==> indigo <==
==> flow/design.v <==
module multicycle_arithmetic(
    input clk, rst, start, 
    input [1:0] op, 
    input [7:0] a, b, 
    output reg done, 
    output reg [15:0] result
);
    reg [2:0] state;
    parameter IDLE = 3'b000, LOAD = 3'b001, ADD = 3'b010, SUB = 3'b011, 
              MUL = 3'b100, DIV = 3'b101, DONE = 3'b110;
    always @(posedge clk or posedge rst) begin
        if (rst) begin
            state <= IDLE;
            done <= 0;
            result <= 0;
        end else begin
            case (state)
                IDLE: begin
                    done <= 0;
                    if (start) state <= LOAD;
                end
                LOAD: begin
                    case (op)
                        2'b00: state <= ADD;
                        2'b01: state <= SUB;
                        2'b10: state <= MUL;
                        2'b11: state <= DIV;
                        default: state <= DONE;
                    endcase
                end
                ADD: begin
                    result <= a + b;
                    state <= DONE;
                end
                SUB: begin
                    result <= a - b;
                    state <= DONE;
                end
                MUL: begin
                    result <= a * b;
                    state <= DONE;
                end
                DIV: begin
                    result <= (b != 0) ? a / b : 16'hFFFF;  
                    state <= DONE;
                end
                DONE: begin
                    done <= 1;
                    state <= IDLE;
                end
                default: state <= IDLE;
            endcase
        end
    end
endmodule
==> flow/run.sh <==
#!/bin/bash
# the make line also repeats each setting of config.mk as NAME=value (left out here)
make -C /OpenROAD-flow-scripts/flow DESIGN_CONFIG=/design/flow/config.mk WORK_HOME=/design/flow/orfs CLKGATE_MAP_FILE= finish
==> flow/config.mk <==
export PLATFORM = sky130hd
export DESIGN_NAME = multicycle_arithmetic
export DESIGN_NICKNAME = multicycle_arithmetic
export VERILOG_FILES = /design/flow/design.v
export SDC_FILE = /design/flow/constraint.sdc
export NUM_CORES = 4
export LEC_CHECK = 0
export ABC_AREA = 1
export CAP_MARGIN = 0
export CORE_MARGIN = 2
export CORE_UTILIZATION = 72
export CTS_CLUSTER_SIZE = 89
export HOLD_SLACK_MARGIN = 0.29
export PLACE_DENSITY_LB_ADDON = 0.22
export SETUP_SLACK_MARGIN = -2.0
export SLEW_MARGIN = 20
export TNS_END_PERCENT = 35
==> flow/constraint.sdc <==
create_clock -name core_clock -period 30.0 [get_ports {clk}]
set_input_delay 6.0000 -clock core_clock [delete_from_list [all_inputs] [get_ports {clk}]]
set_output_delay 6.0000 -clock core_clock [all_outputs]
set_load 0.01 [all_outputs]
==> cedar: changes against indigo <==
ABC_AREA = unset   (was 1)
CAP_MARGIN = 20   (was 0)
CORE_UTILIZATION = 64   (was 72)
CTS_CLUSTER_SIZE = unset   (was 89)
HOLD_SLACK_MARGIN = unset   (was 0.29)
PLACE_DENSITY_LB_ADDON = unset   (was 0.22)
SETUP_SLACK_MARGIN = unset   (was -2.0)
TNS_END_PERCENT = unset   (was 35)
==> flow/constraint.sdc (replaced) <==
create_clock -name core_clock -period 27.7 [get_ports {clk}]
set_input_delay 5.5400 -clock core_clock [delete_from_list [all_inputs] [get_ports {clk}]]
set_output_delay 5.5400 -clock core_clock [all_outputs]
set_load 0.01 [all_outputs]
==> maple: changes against indigo <==
ABC_AREA = unset   (was 1)
CAP_MARGIN = 20   (was 0)
CORE_UTILIZATION = 40   (was 72)
CTS_CLUSTER_SIZE = unset   (was 89)
HOLD_SLACK_MARGIN = unset   (was 0.29)
PLACE_DENSITY_LB_ADDON = unset   (was 0.22)
SETUP_SLACK_MARGIN = 5.0   (was -2.0)
TNS_END_PERCENT = unset   (was 35)
==> flow/constraint.sdc (replaced) <==
create_clock -name core_clock -period 34.5 [get_ports {clk}]
set_input_delay 6.9000 -clock core_clock [delete_from_list [all_inputs] [get_ports {clk}]]
set_output_delay 6.9000 -clock core_clock [all_outputs]
set_load 0.01 [all_outputs]
==> sierra: changes against indigo <==
CAP_MARGIN = 40   (was 0)
CORE_UTILIZATION = 69   (was 72)
CTS_CLUSTER_DIAMETER = 238   (was unset)
CTS_CLUSTER_SIZE = unset   (was 89)
PLACE_DENSITY_LB_ADDON = unset   (was 0.22)
SLEW_MARGIN = 5   (was 20)
TNS_END_PERCENT = unset   (was 35)
==> flow/constraint.sdc (replaced) <==
create_clock -name core_clock -period 30.9 [get_ports {clk}]
set_input_delay 6.1800 -clock core_clock [delete_from_list [all_inputs] [get_ports {clk}]]
set_output_delay 6.1800 -clock core_clock [all_outputs]
set_load 0.01 [all_outputs]
==> results.txt <==
fresh numbers from the pnr run: status failed layout checks, Layout Check Fail Reasons negative setup slack, area of the mapped netlist about 9000 sq um, Setup WS post-layout -282 ps, syn_area_per_cell roughly 6.5 sq um, register area share after synthesis 0.0651, die width approximately 120 um, RePlAce Congestion 0.933, XOR Share, Synth 0.0588, setup violators final 1
# the run above: sierra

==> results.txt <==
yosys + openroad results -> area of the mapped netlist between 9000 and 10000 sq um, status did not finish, Failed at clock tree synthesis, register area share after synthesis 0.0651, RePlAce Congestion between 0.9 and 1, XOR Share, Synth 0.0588, First Err [ERROR DPL-0033] detailed placement checks failed during check placement., die width 117 um
# the run above: indigo

==> results.txt <==
yosys + openroad results -> syn_area_per_cell ~7.7 sq um, Starting Density 0.655, First Err [ERROR DPL-0033] detailed placement checks failed during check placement., XOR Share, Synth 0.0479, flip-flops with a built-in enable 0, register area share after synthesis 0.0662, die width 123 um, status did not finish, RePlAce Congestion 0.923, Post-synth top cells ha_1 (154), nor2_1 (112), nand2_1 (111), area of the mapped netlist 9090 sq um, ys cells approximately 1200, Failed at clock tree synthesis
# the run above: cedar

==> results.txt <==
fresh numbers from the pnr run: register area share after synthesis 0.0662, first-pass GRT wire length 49000 um, Setup WS post-layout around 1500 ps, RePlAce Congestion between 0.9 and 1, area of the mapped netlist around 9100 sq um, die height 155 um, setup violators final 0, die width ~150 um, XOR Share, Synth 0.0479, status no timing/DRC/antenna violations, Inverters 99, syn_area_per_cell roughly 7.7 sq um
# the run above: maple


========
==> run a: inputs <==
Starts from the design.v that is shown in full above.
make LEC_CHECK=0 ABC_AREA=1 CAP_MARGIN=20 CORE_MARGIN=2 CORE_UTILIZATION=61 CTS_CLUSTER_DIAMETER=322 CTS_CLUSTER_SIZE=98 SLEW_MARGIN=20 finish   # period 19.1 ns
run.sh (not shown) runs the stock make flow with config.mk's settings and CLKGATE_MAP_FILE=.
==> run b (differences from run a) <==
ABC_AREA = default   (was 1)
CORE_UTILIZATION = 58   (was 61)
CTS_CLUSTER_DIAMETER = default   (was 322)
CTS_CLUSTER_SIZE = default   (was 98)
==> metrics.log <==
[report] extracting results
[metrics] status: stopped before the end
[metrics] most frequently used cell type in the post-synthesis netlist: sky130_fd_sc_hd__nand2_1
[metrics] adder-cell share of the synthesized area: 29.1%
[metrics] error msg: [ERROR DPL-0038] Utilization greater than 100%, impossible to legalize
[metrics] Post-Place Setup Slack: -9.52 ns
[metrics] Complex Gates by Area: between 10% and 20%
[metrics] Last stage: 4_1_cts
That was run a.
==> metrics.log <==
[report] extracting results
[metrics] status: stopped before the end
[metrics] Last stage: 5_1_grt
[metrics] error msg: [ERROR GRT-0232] Routing congestion too high. Check the congestion heatmap in the GUI.
[metrics] Port Buffers: 37
[metrics] adder-cell share of the synthesized area: between 20 and 30%
[metrics] Post-Place Setup Slack: -11.93 ns
[metrics] most frequently used cell type in the post-synthesis netlist: sky130_fd_sc_hd__ha_1
[metrics] Overall Global Routing Usage: 82.2%
[metrics] summed standard-cell area reported by yosys: between 0.009 and 0.01 sq mm
[metrics] Complex Gates by Area: 25.9%
That was run b.

========
==> trial 85 <==
// multicycle_arithmetic: RTL as listed in full above, without the edits since
Settings: LEC_CHECK=0, ABC_AREA=1, CAP_MARGIN=40, CORE_MARGIN=2, CORE_UTILIZATION=68, CTS_CLUSTER_DIAMETER=238, CTS_CLUSTER_SIZE=38, HOLD_SLACK_MARGIN=0.29, SETUP_SLACK_MARGIN=-2.0, SLEW_MARGIN=5; clock period 26.8 ns.
==> inputs of build 50, as changes to trial 85 <==
==> flow/config.mk (replaced) <==
export PLATFORM = sky130hd
export DESIGN_NAME = multicycle_arithmetic
export DESIGN_NICKNAME = multicycle_arithmetic
export VERILOG_FILES = /design/flow/design.v
export SDC_FILE = /design/flow/constraint.sdc
export NUM_CORES = 4
export LEC_CHECK = 0
export ABC_AREA = 1
export CAP_MARGIN = 15
export CORE_ASPECT_RATIO = 1.35
export CORE_MARGIN = 2
export CORE_UTILIZATION = 40
export SLEW_MARGIN = 20
==> flow/constraint.sdc (replaced) <==
create_clock -name core_clock -period 35.0 [get_ports {clk}]
set_input_delay 7.0000 -clock core_clock [delete_from_list [all_inputs] [get_ports {clk}]]
set_output_delay 7.0000 -clock core_clock [all_outputs]
set_load 0.01 [all_outputs]
==> inputs of trial 62, as changes to trial 85 <==
==> flow/config.mk (replaced) <==
export PLATFORM = sky130hd
export DESIGN_NAME = multicycle_arithmetic
export DESIGN_NICKNAME = multicycle_arithmetic
export VERILOG_FILES = /design/flow/design.v
export SDC_FILE = /design/flow/constraint.sdc
export NUM_CORES = 4
export LEC_CHECK = 0
export ABC_AREA = 1
export CAP_MARGIN = 20
export CORE_MARGIN = 2
export CORE_UTILIZATION = 68
export CTS_CLUSTER_SIZE = 98
export SLEW_MARGIN = 20
==> flow/constraint.sdc (replaced) <==
create_clock -name core_clock -period 35.7 [get_ports {clk}]
set_input_delay 7.1400 -clock core_clock [delete_from_list [all_inputs] [get_ports {clk}]]
set_output_delay 7.1400 -clock core_clock [all_outputs]
set_load 0.01 [all_outputs]
==> inputs of trial 98, as changes to trial 85 <==
==> flow/config.mk (replaced) <==
export PLATFORM = sky130hd
export DESIGN_NAME = multicycle_arithmetic
export DESIGN_NICKNAME = multicycle_arithmetic
export VERILOG_FILES = /design/flow/design.v
export SDC_FILE = /design/flow/constraint.sdc
export NUM_CORES = 4
export LEC_CHECK = 0
export CAP_MARGIN = 20
export CORE_MARGIN = 2
export CORE_UTILIZATION = 15
export SLEW_MARGIN = 20
==> flow/constraint.sdc (replaced) <==
create_clock -name core_clock -period 35.7 [get_ports {clk}]
set_input_delay 7.1400 -clock core_clock [delete_from_list [all_inputs] [get_ports {clk}]]
set_output_delay 7.1400 -clock core_clock [all_outputs]
set_load 0.01 [all_outputs]
==> notes <==
Trial 98 ran to the end with no violations. Trial 85 did not get past clock tree synthesis (4_1_cts) with DPL-0033. Build 50 completed with no timing, DRC or antenna violations. Trial 62 finished clean.
Of build 50 and trial 98, trial 98 has the higher final area (gap 6.9%, measured against trial 98).
The highest utilization belongs to trial 62, the lowest to trial 98.
The lowest worst setup slack belongs to trial 98, the highest to build 50.
Against trial 85, the synthesized cell count of trial 98 is lower by about 17%.
Register-to-register slack, highest first: trial 98, trial 62, build 50.
Final cell count, lowest first: trial 62, build 50, trial 98.
Of trial 62 and trial 98, trial 62 has the higher critical path depth (gap 72).
Flip-flop count is the same in trial 62 and build 50.
Of trial 98 and build 50, trial 98 has the higher non-clock buffer count (gap 35).

========
==> job 5205: inputs <==
// multicycle_arithmetic: RTL as listed in full above, without the edits since
Settings: LEC_CHECK=0, CAP_MARGIN=25, CELL_PAD_IN_SITES_DETAIL_PLACEMENT=1, CORE_ASPECT_RATIO=0.64, CORE_MARGIN=4, CORE_UTILIZATION=69, CTS_CLUSTER_DIAMETER=51, CTS_CLUSTER_SIZE=78, GPL_TIMING_DRIVEN=1, MAX_ROUTING_LAYER=met4, PLACE_DENSITY_LB_ADDON=0.11, SLEW_MARGIN=5, TNS_END_PERCENT=45; clock period 33.3 ns.
==> inputs of job 2575, as changes to job 5205 <==
Settings changed: CAP_MARGIN 25 to 20, CELL_PAD_IN_SITES_DETAIL_PLACEMENT 1 to default, CORE_ASPECT_RATIO 0.64 to default, CORE_MARGIN 4 to 2, CORE_UTILIZATION 69 to 58, CTS_CLUSTER_DIAMETER 51 to default, CTS_CLUSTER_SIZE 78 to default, GPL_TIMING_DRIVEN 1 to default, MAX_ROUTING_LAYER met4 to default, PLACE_DENSITY_LB_ADDON 0.11 to default, SETUP_SLACK_MARGIN from default to -2.0, SLEW_MARGIN 5 to 20, TNS_END_PERCENT 45 to 5.
==> flow/constraint.sdc (replaced) <==
create_clock -name core_clock -period 28.4 [get_ports {clk}]
set_input_delay 5.6800 -clock core_clock [delete_from_list [all_inputs] [get_ports {clk}]]
set_output_delay 5.6800 -clock core_clock [all_outputs]
set_load 0.01 [all_outputs]
==> inputs of job 4461, as changes to job 5205 <==
Settings changed: CAP_MARGIN 25 to 20, CELL_PAD_IN_SITES_DETAIL_PLACEMENT 1 to default, CORE_ASPECT_RATIO 0.64 to default, CORE_MARGIN 4 to 2, CORE_UTILIZATION 69 to 26, CTS_CLUSTER_DIAMETER 51 to default, CTS_CLUSTER_SIZE 78 to 15, GPL_TIMING_DRIVEN 1 to default, HOLD_SLACK_MARGIN from default to -0.08, MAX_ROUTING_LAYER met4 to default, PLACE_DENSITY_LB_ADDON 0.11 to default, SLEW_MARGIN 5 to 20, TNS_END_PERCENT 45 to default.
==> flow/constraint.sdc (replaced) <==
create_clock -name core_clock -period 35.0 [get_ports {clk}]
set_input_delay 7.0000 -clock core_clock [delete_from_list [all_inputs] [get_ports {clk}]]
set_output_delay 7.0000 -clock core_clock [all_outputs]
set_load 0.01 [all_outputs]
==> results <==
In synthesized cell count, job 4461 and job 5205 do not differ. Synthesized area is the same in job 5205 and job 2575. Of job 4461 and job 5205, job 4461 has the higher die area (gap about 140%, measured against job 5205). Job 2575 did not get past global routing with GRT-0232. Job 4461 completed with no timing, DRC or antenna violations. Job 5205 ended with an error in detailed placement with DPL-0033.
==> figures <==
item                                                              job 4461                   job 2575                   job 5205
Quantity of gates resized following cts                                 10                         55                          -
Vertical extent of the die                                          191 um                     129 um                    99.8 um
H-tree level count                                                       1                          1                          -
Placed cell count                                                     1748                       1713                          -
CTS hold repair buffers                                                  0                          0                          -
Post-Place Setup Slack                                           -0.954 ns                   -4.30 ns                          -
Cell Area, Placed                                               10700 um^2                 12200 um^2                          -
CTS Buf Count                                                            3                          3                          -
Clk buf depth                                                            2                          2                          -
Placed wire-length estimate after detailed placement              23100 um                   23600 um                          -
Core area                                                       34500 um^2                 15300 um^2                 12800 um^2
Result of the run                                           finished clean  aborted with a tool error  aborted with a tool error
Failing step                                                             -             global routing         detailed placement
X dimension of the die                                              191 um                     129 um                     152 um
Chip footprint                                                  36500 um^2                 16700 um^2                 15100 um^2
Clock tree root buffer cell                                      clkbuf_16                  clkbuf_16                          -
Count of buffers added by post-CTS timing repair for setup               1                        163                          -
Floorplan-stage core utilization                                     26.4%                      59.6%                      70.8%
Core Rows                                                               68                         45                         33
Clock sink count                                                        24                         24                          -

========
==> inputs of trial 1 <==
// multicycle_arithmetic: RTL as listed in full above, without the edits since
export LEC_CHECK = 0
export ABC_AREA = 1
export CAP_MARGIN = 20
export CORE_MARGIN = 2
export CORE_UTILIZATION = 65
export CTS_CLUSTER_SIZE = 89
export HOLD_SLACK_MARGIN = 0.29
export SETUP_SLACK_MARGIN = -2.0
export SLEW_MARGIN = 20
export TNS_END_PERCENT = 35
create_clock -name core_clock -period 30.0 [get_ports {clk}]
==> trial 79 (differences from trial 1) <==
Settings changed: ABC_AREA 1 to not set, CORE_UTILIZATION 65 to 61, CTS_CLUSTER_DIAMETER set to 300, CTS_CLUSTER_SIZE 89 to not set, TNS_END_PERCENT 35 to 5.
==> flow/constraint.sdc (replaced) <==
create_clock -name core_clock -period 33.4 [get_ports {clk}]
set_input_delay 6.6800 -clock core_clock [delete_from_list [all_inputs] [get_ports {clk}]]
set_output_delay 6.6800 -clock core_clock [all_outputs]
set_load 0.01 [all_outputs]
==> trial 10 (differences from trial 1) <==
Settings changed: ABC_AREA 1 to not set, CORE_UTILIZATION 65 to 40, CTS_CLUSTER_SIZE 89 to not set, HOLD_SLACK_MARGIN 0.29 to not set, SETUP_SLACK_MARGIN -2.0 to not set, TNS_END_PERCENT 35 to not set.
==> flow/constraint.sdc (replaced) <==
create_clock -name core_clock -period 34.5 [get_ports {clk}]
set_input_delay 6.9000 -clock core_clock [delete_from_list [all_inputs] [get_ports {clk}]]
set_output_delay 6.9000 -clock core_clock [all_outputs]
set_load 0.01 [all_outputs]
==> comparison table <==
quantity	trial 10	trial 1	trial 79
Portion of synthesized cell area occupied by the leading cell type	0.212	0.209	0.212
Chip Area, Yosys	9090 um2	9240 um2	9090 um2
Simple-Gate Area Share	0.218	0.317	0.218
Mapped Avg Cell Area	7.70 um2	6.49 um2	7.70 um2
Filler cells	2129	668	1199
Final worst slack	843 ps	-1740 ps	-445 ps
Worst slew slack as a fraction of its limit	0.325	0.357	0.256
Clock transition time at the flip-flop clock pins of the worst setup and hold paths	70 ps	60 ps	60 ps
Avg WL per Cell	17.9 um	16.4 um	18.8 um
Result of the run	no timing/DRC/antenna violations	finished with violations	finished with violations
Layout check failures	-	setup timing	setup timing
Final routed wirelength across all metal layers	29200 um	31400 um	28500 um
CP max stage delay	540 ps	420 ps	580 ps
